==> inputs of job 386 <==
## ALU
module ALU(
    clk,
    rst_n,
    valid,
    ready,
    mode,
    in_A,
    in_B,
    out
);
    input         clk, rst_n;
    input         valid;
    input  [1:0]  mode;  
    output        ready;
    input  [31:0] in_A, in_B;
    output [63:0] out;
    parameter IDLE = 3'd0;
    parameter MUL  = 3'd1;
    parameter DIV  = 3'd2;
    parameter AND  = 3'd3;
    parameter AVG  = 3'd4;
    parameter OUT  = 3'd5;
    reg  [ 2:0] state, state_nxt;
    reg  [ 4:0] counter, counter_nxt;
    reg  [64:0] shreg, shreg_nxt;  
    reg  [31:0] alu_in, alu_in_nxt;
    reg  [32:0] alu_out;
    reg         ready_;
    assign ready = ready_;
    assign out = shreg[63:0];
    always @(*) begin
        case(state)
            IDLE: begin
                if (valid) 
                    case (mode)
                        0 : state_nxt = MUL;
                        1 : state_nxt = DIV;
                        2 : state_nxt = AND;
                        3 : state_nxt = AVG;
                    endcase
  ...
Settings: LEC_CHECK=0, ABC_AREA=1, CAP_MARGIN=20, CORE_MARGIN=2, CORE_UTILIZATION=36, CTS_CLUSTER_DIAMETER=388, CTS_CLUSTER_SIZE=98, GPL_ROUTABILITY_DRIVEN=0, PLACE_DENSITY_LB_ADDON=0.04, SETUP_SLACK_MARGIN=2.85, SLEW_MARGIN=20; clock period 10.0 ns.
run.sh (not shown) runs the stock make flow with config.mk's settings and CLKGATE_MAP_FILE=.
==> inputs of job 8163, as changes to job 386 <==
==> flow/config.mk (replaced) <==
export PLATFORM = sky130hd
export DESIGN_NAME = ALU
export DESIGN_NICKNAME = ALU
export VERILOG_FILES = /design/flow/design.v
export SDC_FILE = /design/flow/constraint.sdc
export NUM_CORES = 4
export LEC_CHECK = 0
export CAP_MARGIN = 20
export CORE_MARGIN = 2
export CORE_UTILIZATION = 72
export CTS_CLUSTER_DIAMETER = 363
export CTS_CLUSTER_SIZE = 24
export HOLD_SLACK_MARGIN = -0.1
export PLACE_DENSITY = 0.78
export SLEW_MARGIN = 20
==> flow/constraint.sdc (replaced) <==
create_clock -name core_clock -period 3.85 [get_ports {clk}]
set_input_delay 0.7700 -clock core_clock [delete_from_list [all_inputs] [get_ports {clk}]]
set_output_delay 0.7700 -clock core_clock [all_outputs]
set_load 0.01 [all_outputs]
==> inputs of job 7488, as changes to job 386 <==
==> flow/config.mk (replaced) <==
export PLATFORM = sky130hd
export DESIGN_NAME = ALU
export DESIGN_NICKNAME = ALU
export VERILOG_FILES = /design/flow/design.v
export SDC_FILE = /design/flow/constraint.sdc
export NUM_CORES = 4
export LEC_CHECK = 0
export CAP_MARGIN = 20
export CORE_MARGIN = 2
export CORE_UTILIZATION = 62
export CTS_CLUSTER_SIZE = 98
export SLEW_MARGIN = 20
==> flow/constraint.sdc (replaced) <==
create_clock -name core_clock -period 5.83 [get_ports {clk}]
set_input_delay 1.1660 -clock core_clock [delete_from_list [all_inputs] [get_ports {clk}]]
set_output_delay 1.1660 -clock core_clock [all_outputs]
set_load 0.01 [all_outputs]
==> notes <==
- Hold slack, highest first: job 8163, job 386, job 7488.
- In job 8163 the area after synthesis is smaller than in job 386, by 16%.
- In job 8163 the clock power is larger than in job 7488, by 64%.
- Combinational power: job 386 < job 7488 < job 8163.
- Count of clock-buffer cells in the layout is the same in job 8163 and job 386.
- Final area: job 8163 is smaller than job 386 (7.9%).
- Job 7488 produced a clean layout. Job 386 went through all stages and came out clean. Job 8163 produced a layout that fails on negative setup slack.
- Non-clock buffer count: job 386 is lower than job 8163 (146).
- In job 8163 the first-iteration DRC count is larger than in job 386, by about 110%.
- Routed wire length: job 386 > job 8163 > job 7488.
- The lowest cell count belongs to job 7488, the highest to job 386.
==> figures <==
	job 8163	job 386	job 7488
Met3 routing resource usage after global routing	0.237	0.0407	0.106
Die y size	134 µm	205 µm	144 µm
Last element of the critical path	shreg[63]$_DFF_PN0_	shreg[23]$_DFF_PN0_	shreg[63]$_DFF_PN0_
Post-layout period usage of the worst path	1.01	0.521	0.769
Simple-gate share of the synthesized area	0.173	0.405	0.173
Worst hold path endpoint	-	counter[0]$_DFF_PN0_	counter[0]$_DFF_PN0_
Global placement routability congestion	1.05	-	1.03
Via count of the routed design	14,910	16,078	13,111
Net count reported at finish	1,844	2,695	1,712
Clock transition at the registers of the reported paths	0.10 ns	0.08 ns	0.10 ns
Required time of the critical path	4.13 ns	10.29 ns	6.08 ns
WHS	0.501 ns	0.473 ns	0.467 ns
Number of fill cells	852	4,501	1,662
Setup TNS after final layout	-0.0650 ns	0 ns	0 ns
Total power consumption of the routed design	12.5 mW	4.08 mW	7.05 mW
Pin count of the biggest net entering global routing	64	64	75
Placed cell count	1,873	3,040	1,797
Cell count in the Yosys report	1,536	2,530	1,536
Outcome	finished with violations	complete, no violations	complete, no violations
Reasons for failing layout checks	negative setup slack	-	-
Part of the power in registers	0.151	0.181	0.185
Number of cells on the worst hold path	-	1	1
Combinational group power	9.51 mW	2.94 mW	5.10 mW

* * *

==> run a: inputs <==
==> flow/design.v <==
module ALU(
    clk,
    rst_n,
    valid,
    ready,
    mode,
    in_A,
    in_B,
    out
);
    input         clk, rst_n;
    input         valid;
    input  [1:0]  mode;  
    output        ready;
    input  [31:0] in_A, in_B;
    output [63:0] out;
    parameter IDLE = 3'd0;
    parameter MUL  = 3'd1;
    parameter DIV  = 3'd2;
    parameter AND  = 3'd3;
    parameter AVG  = 3'd4;
    parameter OUT  = 3'd5;
    reg  [ 2:0] state, state_nxt;
    reg  [ 4:0] counter, counter_nxt;
    reg  [64:0] shreg, shreg_nxt;  
    reg  [31:0] alu_in, alu_in_nxt;
    reg  [32:0] alu_out;
    reg         ready_;
    assign ready = ready_;
    assign out = shreg[63:0];
    always @(*) begin
        case(state)
            IDLE: begin
                if (valid) 
                    case (mode)
                        0 : state_nxt = MUL;
                        1 : state_nxt = DIV;
                        2 : state_nxt = AND;
                        3 : state_nxt = AVG;
                    endcase
                else state_nxt = IDLE;
            end
            MUL : state_nxt = (counter != 31) ? MUL : OUT;
            DIV : state_nxt = (counter != 31) ? DIV : OUT;
            AND : state_nxt = OUT;
            AVG : state_nxt = OUT;
            OUT : state_nxt = IDLE;
            default : state_nxt = IDLE;
        endcase
    end
    always @(*) begin
        if ((state == MUL) || (state == DIV)) counter_nxt = counter + 1; 
        else                                  counter_nxt = 0;
    end
    always @(*) begin
        case(state)
            IDLE: begin
                if (valid) alu_in_nxt = in_B;
                else       alu_in_nxt = 0;
            end
            OUT : alu_in_nxt = 0;
            default: alu_in_nxt = alu_in;
        endcase
    end
    always @(*) begin
        case (state)
            MUL : begin
                if (shreg[0]) alu_out = shreg[63:32] + alu_in;
                else          alu_out = shreg[63:32];
            end
            DIV : alu_out = shreg[64:32] - {1'b0, alu_in};
            AND : alu_out = shreg[31:0] & alu_in;
            AVG : alu_out = (shreg[31:0] + alu_in) >> 1;
            default alu_out = 0;
        endcase
    end
    always @(*) begin
        case (state)
            IDLE: begin
                if (valid) begin
                    shreg_nxt = {33'b0, in_A};
                    if (state_nxt == DIV) shreg_nxt = shreg_nxt << 1;                 
                end
                else shreg_nxt = 0;
            end
            MUL : shreg_nxt = {1'b0, alu_out, shreg[31:1]};
            DIV : begin
                if (shreg[64:32] < {1'b0, alu_in}) shreg_nxt = shreg << 1;
                else                      shreg_nxt = {alu_out[31:0], shreg[31:0], 1'b1};
                if (counter == 31) shreg_nxt = {1'b0, shreg_nxt[64:33], shreg_nxt[31:0]};
            end
            AND : shreg_nxt = {32'b0, alu_out};
            AVG : shreg_nxt = {32'b0, alu_out};
            OUT : shreg_nxt = 0;
            default : shreg_nxt = 0;
        endcase
    end
    always @(posedge clk or negedge rst_n) begin
        if (!rst_n) begin
            state   <= IDLE;
            counter <= 0;
            shreg   <= 0;
            alu_in  <= 0;
            ready_  <= 0;
        end
        else begin
            state   <= state_nxt;
            counter <= counter_nxt;
            shreg   <= shreg_nxt;
            alu_in  <= alu_in_nxt;
            ready_  <= (state_nxt == OUT) ? 1 : 0;
        end
    end
endmodule
==> flow/run.sh <==
#!/bin/bash
# the make line also repeats each setting of config.mk as NAME=value (left out here)
make -C /OpenROAD-flow-scripts/flow DESIGN_CONFIG=/design/flow/config.mk WORK_HOME=/design/flow/orfs CLKGATE_MAP_FILE= finish
==> flow/config.mk <==
export PLATFORM = sky130hd
export DESIGN_NAME = ALU
export DESIGN_NICKNAME = ALU
export VERILOG_FILES = /design/flow/design.v
export SDC_FILE = /design/flow/constraint.sdc
export NUM_CORES = 4
export LEC_CHECK = 0
export CAP_MARGIN = 20
export CELL_PAD_IN_SITES_DETAIL_PLACEMENT = 0
export CELL_PAD_IN_SITES_GLOBAL_PLACEMENT = 3
export CORE_ASPECT_RATIO = 0.64
export CORE_MARGIN = 2
export CORE_UTILIZATION = 34
export CTS_CLUSTER_SIZE = 73
export HOLD_SLACK_MARGIN = 0.03
export MAX_ROUTING_LAYER = met5
export MIN_ROUTING_LAYER = met2
export PLACE_DENSITY_LB_ADDON = 0.06
export SETUP_SLACK_MARGIN = 0.59
export SLEW_MARGIN = 15
export TNS_END_PERCENT = 20
==> flow/constraint.sdc <==
create_clock -name core_clock -period 3.39 [get_ports {clk}]
set_input_delay 0.6780 -clock core_clock [delete_from_list [all_inputs] [get_ports {clk}]]
set_output_delay 0.6780 -clock core_clock [all_outputs]
set_load 0.01 [all_outputs]
==> inputs of run b, as changes to run a <==
- ABC_AREA: unset -> 1
- CELL_PAD_IN_SITES_DETAIL_PLACEMENT: 0 -> unset
- CELL_PAD_IN_SITES_GLOBAL_PLACEMENT: 3 -> unset
- CORE_ASPECT_RATIO: 0.64 -> unset
- CORE_UTILIZATION: 34 -> 58
- CTS_CLUSTER_DIAMETER: unset -> 388
- CTS_CLUSTER_SIZE: 73 -> 56
- GPL_ROUTABILITY_DRIVEN: unset -> 0
- HOLD_SLACK_MARGIN: 0.03 -> unset
- MAX_ROUTING_LAYER: met5 -> unset
- MIN_ROUTING_LAYER: met2 -> unset
- PLACE_DENSITY_LB_ADDON: 0.06 -> unset
- SETUP_SLACK_MARGIN: 0.59 -> 1.92
- SLEW_MARGIN: 15 -> 20
- TNS_END_PERCENT: 20 -> 10
==> flow/constraint.sdc (replaced) <==
create_clock -name core_clock -period 10.0 [get_ports {clk}]
set_input_delay 2.0000 -clock core_clock [delete_from_list [all_inputs] [get_ports {clk}]]
set_output_delay 2.0000 -clock core_clock [all_outputs]
set_load 0.01 [all_outputs]
==> inputs of run c, as changes to run a <==
- ABC_AREA: unset -> 1
- CAP_MARGIN: 20 -> 40
- CORE_ASPECT_RATIO: 0.64 -> 0.88
- CORE_UTILIZATION: 34 -> 53
- CTS_CLUSTER_SIZE: 73 -> 87
- GPL_ROUTABILITY_DRIVEN: unset -> 0
- GPL_TIMING_DRIVEN: unset -> 0
- HOLD_SLACK_MARGIN: 0.03 -> unset
- MIN_ROUTING_LAYER: met2 -> met1
- PLACE_DENSITY_LB_ADDON: 0.06 -> 0.27
- SETUP_SLACK_MARGIN: 0.59 -> unset
- SLEW_MARGIN: 15 -> 0
- TNS_END_PERCENT: 20 -> 70
==> flow/constraint.sdc (replaced) <==
create_clock -name core_clock -period 7.15 [get_ports {clk}]
set_input_delay 1.4300 -clock core_clock [delete_from_list [all_inputs] [get_ports {clk}]]
set_output_delay 1.4300 -clock core_clock [all_outputs]
set_load 0.01 [all_outputs]
==> flow_summary.ini <==
; implementation run metrics
[synth]
yosysChipArea_mm2 = 0.0145

[run_status]
haltStage = global placement without I/O (3_1_place_gp_skip_io)
error = [ERROR FLW-0024] Place density exceeds 1.0 (current PLACE_DENSITY_LB_ADDON =  0.27). Please check if the value of  PLACE_DENSITY_LB_ADDON is between 0 and 0.99.
status = aborted with a tool error

[floorplan]
rows = 56
core-area_mm2 = 0.0268
-- figures above: run c

==> flow_summary.ini <==
; synthesis and place-and-route metrics
[setup_path]
startpoint = valid

[run_status]
status = no timing/DRC/antenna violations

[floorplan]
rows = 57

[synth]
yosysChipArea_mm2 = 0.0145

[power]
leakage_nw = 8.56

[detailed_routing]
ant_nets = 0

[finish]
finalNonFillerCells = 2856
-- figures above: run b

==> flow_summary.ini <==
; implementation run metrics
[run_status]
status = aborted with a tool error
haltStage = global routing (5_1_grt)
error = [ERROR GRT-0116] Global routing finished with congestion. Check the congestion regions in the DRC Viewer.

[synth]
yosysChipArea_mm2 = 0.0122
top_logic_kind = AND-OR/OR-AND gates

[floorplan]
core-area_mm2 = 0.0354
ioPinCount = 134
-- figures above: run a


* * *

==> inputs of v18 <==
// ALU: RTL as listed in full above, without the edits since
export LEC_CHECK = 0
export ABC_AREA = 1
export CAP_MARGIN = 40
export CORE_MARGIN = 2
export CORE_UTILIZATION = 72
export CTS_CLUSTER_DIAMETER = 355
export CTS_CLUSTER_SIZE = 99
export PLACE_DENSITY_LB_ADDON = 0.01
export SLEW_MARGIN = 0
create_clock -name core_clock -period 2.92 [get_ports {clk}]
==> inputs of v32, as changes to v18 <==
Settings changed: ABC_AREA 1 to default, CAP_MARGIN 40 to 15, CORE_UTILIZATION 72 to 69, CTS_CLUSTER_DIAMETER 355 to default, CTS_CLUSTER_SIZE 99 to 89, HOLD_SLACK_MARGIN from default to 0.29, PLACE_DENSITY_LB_ADDON 0.01 to default, SLEW_MARGIN 0 to 20.
==> flow/constraint.sdc (replaced) <==
create_clock -name core_clock -period 3.55 [get_ports {clk}]
set_input_delay 0.7100 -clock core_clock [delete_from_list [all_inputs] [get_ports {clk}]]
set_output_delay 0.7100 -clock core_clock [all_outputs]
set_load 0.01 [all_outputs]
==> inputs of v25, as changes to v18 <==
Settings changed: CAP_MARGIN 40 to 20, CORE_UTILIZATION 72 to 36, CTS_CLUSTER_DIAMETER 355 to 388, CTS_CLUSTER_SIZE 99 to 56, GPL_ROUTABILITY_DRIVEN from default to 0, PLACE_DENSITY_LB_ADDON 0.01 to default, SLEW_MARGIN 0 to 20.
==> flow/constraint.sdc (replaced) <==
create_clock -name core_clock -period 10.0 [get_ports {clk}]
set_input_delay 2.0000 -clock core_clock [delete_from_list [all_inputs] [get_ports {clk}]]
set_output_delay 2.0000 -clock core_clock [all_outputs]
set_load 0.01 [all_outputs]
==> results_dict.tcl <==
# implementation run metrics
set metrics [dict create \
    layout-area-overhead-vs-synth_pct 9.172 \
    instance_tally_after_logic_synthesis 2530 \
    status "complete, no violations" \
    grt_pass1_vias 15320 \
    switching_share_of_total_power_pct 60.26 \
    met2WireLength_mm 24.52 \
    placeable_core_region_um2 39820 \
    yosysCellCount 2530 \
    yosys-top-cells-area "nand2_1, dfrtp_1, inv_1" \
    yosys_area_um2 14530 \
    vias 16350 \
]
That was v25.
==> results_dict.tcl <==
# implementation run metrics
set metrics [dict create \
    placeable_core_region_um2 19650 \
    vias 17990 \
    yosys_area_um2 14530 \
    switching_share_of_total_power_pct 59.68 \
    yosysCellCount 2530 \
    status "finished with violations" \
    fin_ws_ps -11.87 \
    layout.failed_checks "negative setup slack" \
    met2WireLength_mm 21.97 \
    grt_pass1_vias 16270 \
    finalSetupViolCount 2 \
]
That was v18.
==> results_dict.tcl <==
# implementation run metrics
set metrics [dict create \
    finalSetupViolCount 19 \
    status "finished with violations" \
    layout.failed_checks "negative setup slack" \
    fin_ws_ps -228.5 \
    met2WireLength_mm 22.33 \
]
That was v32.

* * *

==> lagoon <==
RTL: the design.v shown in full above, as it stands there.
Settings: LEC_CHECK=0, CAP_MARGIN=20, CORE_MARGIN=2, CORE_UTILIZATION=72, CTS_CLUSTER_DIAMETER=27, CTS_CLUSTER_SIZE=37, SETUP_SLACK_MARGIN=1.04, SLEW_MARGIN=20; clock period 6.94 ns.
==> harbor: changes against lagoon <==
- ABC_AREA: default -> 1
- CELL_PAD_IN_SITES_GLOBAL_PLACEMENT: default -> 1
- CORE_UTILIZATION: 72 -> 40
- CTS_CLUSTER_DIAMETER: 27 -> 275
- CTS_CLUSTER_SIZE: 37 -> default
- MAX_ROUTING_LAYER: default -> met4
- MIN_ROUTING_LAYER: default -> met1
- SETUP_SLACK_MARGIN: 1.04 -> default
- SLEW_MARGIN: 20 -> 15
==> flow/constraint.sdc (replaced) <==
create_clock -name core_clock -period 10.0 [get_ports {clk}]
set_input_delay 2.0000 -clock core_clock [delete_from_list [all_inputs] [get_ports {clk}]]
set_output_delay 2.0000 -clock core_clock [all_outputs]
set_load 0.01 [all_outputs]
==> results <==
Hpwl dp: harbor 50.9 mm; lagoon 32.6 mm
First-pass GRT wire length: harbor 93.6 mm; lagoon 67.8 mm
Area used by multi-input combinational logic: harbor 9220 sq um; lagoon 8380 sq um
Minimum setup slack after placement: harbor 4710 ps; lagoon 2060 ps
Layout clock buffers: harbor 12; lagoon 9
Area figure in the yosys stat output: harbor 14500 sq um; lagoon 12200 sq um
Cell total in the yosys stat output: harbor 2530; lagoon 1536
Mux contribution to synthesized area: harbor 0%; lagoon 6.22%
Total clock network power: harbor 0.438 mW; lagoon 0.550 mW
Crit-path max cell delay: harbor 530 ps; lagoon 570 ps
Critical path required time: harbor 10280 ps; lagoon 7210 ps
Cell-internal power: harbor 1.65 mW; lagoon 2.70 mW
Filler instances: harbor 3961; lagoon 1127
Switch share: harbor 59.9%; lagoon 54.8%
Final routed wirelength across all metal layers: harbor 62.8 mm; lagoon 44.8 mm
Result of the run: harbor no timing/DRC/antenna violations; lagoon no timing/DRC/antenna violations
Power is estimated from default activity; no workload was simulated.
